==> flow/design.v <==
module binary2deg(
	input i_clk,
	input i_rst,
	input i_start,
	input[63:0] i_decimal,
	input[3:0] i_frccnt,
	output[13:0] o_deg,
	output o_finished
	);
enum {IDLE,D2B1,D2B2,SHIFT,B2D,END} state_w,state_r;
logic[13:0] deg_w,deg_r;
logic[21:0] devider_w,devider_r;
logic[34:0] tmp_w,tmp_r;
logic[63:0] decimal_w,decimal_r;
logic[21:0] binary_w,binary_r;
logic[3:0] cnt_w,cnt_r;
logic[3:0] frccnt_w,frccnt_r;
logic finished;
assign o_finished = finished;
assign o_deg = deg_r;
always@(*) begin
	deg_w = deg_r;
	devider_w = devider_r;
	tmp_w = tmp_r;
	decimal_w = decimal_r;
	binary_w = binary_r;
	cnt_w = cnt_r;
	frccnt_w = frccnt_r;
	state_w = state_r;
	finished = 0;
	case(state_r)
		IDLE: begin
			if(i_start) begin
				state_w = D2B1;
				decimal_w = i_decimal;
				frccnt_w = i_frccnt;
				tmp_w = 0;
			end
			else begin
				state_w = state_r;
				decimal_w = 0;
			end
			binary_w = 0;
			devider_w = 22'b101101000000000000000;
			finished = 0;
		end
		D2B1: begin
			if(decimal_r[3:0] < 10) begin
				tmp_w = (tmp_r >> 4)+(tmp_r >> 5)+(tmp_r >> 8)+(tmp_r >> 9)+(tmp_r >> 12)+(tmp_r >> 13)+{18'd0,decimal_r[3:0],13'd0};
				state_w = state_r;
			end
			else begin
				tmp_w = tmp_r;
				state_w = D2B2;
			end
			decimal_w = decimal_r >> 4;
		end
		D2B2: begin
			if(cnt_r == (frccnt_r - 1)) begin
				state_w = SHIFT;
				cnt_w = 0;
			end
			else begin
				state_w = state_r;
				cnt_w = cnt_r + 1;
			end
			tmp_w = (tmp_r >> 4)+(tmp_r >> 5)+(tmp_r >> 8)+(tmp_r >> 9)+(tmp_r >> 12)+(tmp_r >> 13)+{18'd0,decimal_r[3:0],13'd0};
			decimal_w = decimal_r >> 4;
		end
		SHIFT: begin
			tmp_w = (tmp_r << 3) + (tmp_r << 1);
			if(cnt_r == (frccnt_r - 2)) begin
				state_w = B2D;
				binary_w = tmp_w[21:0];
				cnt_w = 0;
			end
			else begin
				state_w = state_r;
				cnt_w = cnt_r + 1;
			end
		end
		B2D: begin
			if(cnt_r == 13) begin
				state_w = END;
				cnt_w = 0;
			end
			else begin
				state_w = state_r;
				cnt_w = cnt_r + 1;
			end
			if(binary_r < devider_r) begin
				deg_w = {deg_r[12:0],1'b0};
				binary_w = binary_r;
			end
			else begin
				deg_w = {deg_r[12:0],1'b1};
				binary_w = binary_r - devider_r;
			end
			devider_w = devider_r >> 1;
			finished = 0;
		end
		END: begin
			finished = 1;
			state_w = IDLE;
		end
	endcase
end
always@(posedge i_clk or negedge i_rst) begin
	if(!i_rst) begin
		devider_r <= 22'b0101101000000000000000;
		binary_r <= 0;
		deg_r <= 0;
		cnt_r <= 0;
		state_r <= IDLE;
		decimal_r <= 64'd0;
		tmp_r <= 35'd0;
		frccnt_r <= 0;
	end
	else begin
		devider_r <= devider_w;
		binary_r <= binary_w;
		deg_r <= deg_w;
		cnt_r <= cnt_w;
		state_r <= state_w;
		decimal_r <= decimal_w;
		tmp_r <= tmp_w;
		frccnt_r <= frccnt_w;
	end
end
endmodule
module synchro(
	input i_clk,
	input i_rst,
	input i_write,
	input[7:0] i_char,
	output o_full,
	output o_check,
	output[14 - 1:0] o_deg
	);
integer i;
enum {IDLE,IDT,DATA,DEG,CHECK} state_w,state_r;
logic[7:0] cnt_w,cnt_r;
logic[7:0] char_w[7:0],char_r[7:0];
logic[2:0] r_w,r_r,w_w,w_r;
logic[7:0] char;
logic[7:0] check_w,check_r;
logic[7:0] checksum_w,checksum_r,tmp;
logic check;
logic[23:0] SI_w,SI_r;
logic[3:0] pos;
enum {INT,FRC} dstate_w,dstate_r;
logic[63:0] decimal_w,decimal_r;
logic[13:0] deg,deg_w,deg_r;
logic[3:0] frccnt_w,frccnt_r;
logic finished;
binary2deg xbinary2deg(.i_clk(i_clk),.i_rst(i_rst),.i_start(check && (pos == 1)),.i_decimal(decimal_r),.i_frccnt(frccnt_r),.o_deg(deg),.o_finished(finished));
assign o_full = ((w_r + 1) == r_r)? 1 : 0;
assign o_check = check;
assign o_deg = deg_r;
always@(*) begin
	for(i = 0; i < 8; i = i + 1) begin
		char_w[i] = char_r[i];
	end
	if(i_write) begin
		w_w = w_r + 1;
		char_w[w_r] = i_char;
	end
	else begin
		w_w = w_r;
	end
	if(w_r != r_r) begin
		char = char_r[r_r];
		r_w = r_r + 1;
	end
	else begin
		char = 0;
		r_w = r_r;
	end
end
always@(*) begin
	pos = 0;
	case(SI_r)
		{"H","D","G"} : begin
			pos = 1;
		end
		{"H","D","T"} : begin
			pos = 1;
		end
	endcase
end
always@(*) begin
	if(finished)
		deg_w = deg;
	else
		deg_w = deg_r;
end
always@(*) begin
	check = 0;
	checksum_w = checksum_r;
	SI_w = SI_r;
	decimal_w = decimal_r;
	tmp = 0;
	frccnt_w = frccnt_r;
	state_w = state_r;
	dstate_w = dstate_r;
	cnt_w = cnt_r;
	check_w = check_r;
	if(w_r != r_r) begin
		case(state_r)
			IDLE: begin
				check_w = 0;
				decimal_w = 0;
				frccnt_w = 0;
				dstate_w = INT;
				if(char == "$") begin
					state_w = IDT;
				end
				else begin
					state_w = state_r;
				end
				cnt_w = 0;
			end
			IDT: begin
				if(cnt_r == 4) begin
					state_w = DATA;
					cnt_w = 0;
					SI_w = (SI_r << 8) + {16'd0,char};
				end
				else if(cnt_r > 1) begin
					state_w = state_r;
					cnt_w = cnt_r + 1;
					SI_w = (SI_r << 8) + {16'd0,char};
				end
				else begin
					state_w = state_r;
					SI_w = SI_r;
					cnt_w = cnt_r + 1;
				end
				check_w = check_r ^ char;
			end
			DATA: begin
				if(char == "*") begin
					state_w = CHECK;
					cnt_w = 0;
					check_w = check_r;
				end
				else if(char == ",") begin
					cnt_w = cnt_r + 1;
					check_w = check_r ^ char;
					if(cnt_r == (pos - 1)) begin
						state_w = DEG;
					end
					else begin
						state_w = state_r;
					end
				end
				else begin
					state_w = state_r;
					cnt_w = cnt_r;
					check_w = check_r ^ char;
				end
			end
			DEG: begin
				tmp = char - "0";
				if(char == ".") begin
					dstate_w = FRC;
					state_w = state_r;
					cnt_w = cnt_r;
					frccnt_w = frccnt_r;
					decimal_w = (decimal_r << 4) + {60'd0,tmp[3:0]};
				end
				else if(char == ",") begin
					dstate_w = INT;
					state_w = DATA;
					cnt_w = cnt_r;
					frccnt_w = frccnt_r;
					decimal_w = decimal_r;
				end
				else begin
					state_w = state_r;
					dstate_w = dstate_r;
					cnt_w = cnt_r;
					decimal_w = (decimal_r << 4) + {60'd0,tmp[3:0]};
					if(dstate_r == FRC) begin
						frccnt_w = frccnt_r;
					end
					else begin
						frccnt_w = frccnt_r + 1;
					end
				end
				check_w = check_r ^ char;
			end
			CHECK: begin
				if(char == 8'hd) begin
					state_w = IDLE;
					cnt_w = 0;
					if(check_r == checksum_r) begin
						check = 1;
					end
					else begin
						check = 0;
					end
				end
				else begin
					if((char > "/") && (char < ":")) begin
						tmp = char - "0";
						checksum_w = cnt_r == 0 ? {tmp[3:0],4'd0} : {checksum_r[7:4],tmp[3:0]};
					end
					else if((char > "@") && (char < "G")) begin
						tmp = char - "A" + 8'd10;
						checksum_w = cnt_r == 0 ? {tmp[3:0],4'd0} : {checksum_r[7:4],tmp[3:0]};
					end
					else begin
						checksum_w = checksum_r;
					end
					cnt_w = cnt_r + 1;
				end
			end
		endcase
	end
	else begin
		state_w = state_r;
		cnt_w = cnt_r;
		checksum_w = checksum_r;
		check_w = check_r;
	end
end
always@(posedge i_clk or negedge i_rst) begin
	if(!i_rst) begin
		state_r <= IDLE;
		dstate_r <= INT;
		cnt_r <= 0;
		deg_r <= 0;
		checksum_r <= 0;
		check_r <= 0;
		SI_r <= 0;
		r_r <= 0;
		w_r <= 0;
		decimal_r <= 0;
		frccnt_r <= 0;
		for(i = 0; i < 8; i = i + 1) begin
			char_r[i] <= 0;
		end
	end
	else begin
		state_r <= state_w;
		dstate_r <= dstate_w;
		cnt_r <= cnt_w;
		deg_r <= deg_w;
		checksum_r <= checksum_w;
		check_r <= check_w;
		SI_r <= SI_w;
		r_r <= r_w;
		w_r <= w_w;
		decimal_r <= decimal_w;
		frccnt_r <= frccnt_w;
		for(i = 0; i < 8; i = i + 1) begin
			char_r[i] <= char_w[i];
		end
	end
end
endmodule
clock: 12.2 ns
lec_check: 0
abc_area: 0
cap_margin: 20
cell_pad_in_sites_global_placement: 1
core_aspect_ratio: 0.63
core_margin: 9
core_utilization: 32
cts_cluster_size: 68
gpl_timing_driven: 1
min_routing_layer: met1
setup_slack_margin: 0.79
slew_margin: 30
tns_end_percent: 5
run.sh (not shown) runs the stock make flow with config.mk's settings and CLKGATE_MAP_FILE=.
==> next run, changes <==
ABC_AREA = 1   (was 0)
CELL_PAD_IN_SITES_GLOBAL_PLACEMENT = 0   (was 1)
CORE_MARGIN = 2   (was 9)
CORE_UTILIZATION = 72   (was 32)
CTS_CLUSTER_SIZE = 37   (was 68)
PLACE_DENSITY = 0.65   (was unset)
SETUP_SLACK_MARGIN = unset   (was 0.79)
clock period = 10.2 ns   (was 12.2 ns; I/O delays follow)
After rerunning:
- The changed run produced a clean layout
- critical path depth is lower by 13
- final cell count is higher by about 3.5%
- count of clock-buffer cells in the layout is lower by 8
- wire length is higher by 13%
- clock skew is lower by 0.016 ns
- core utilization is higher by 43 points
- synthesized cell count is higher by about 25%
- die area is lower by 58%
- area after synthesis is higher by 4.1%
- first-iteration DRC count is higher by about 140%
- worst setup slack is worse by 0.80 ns
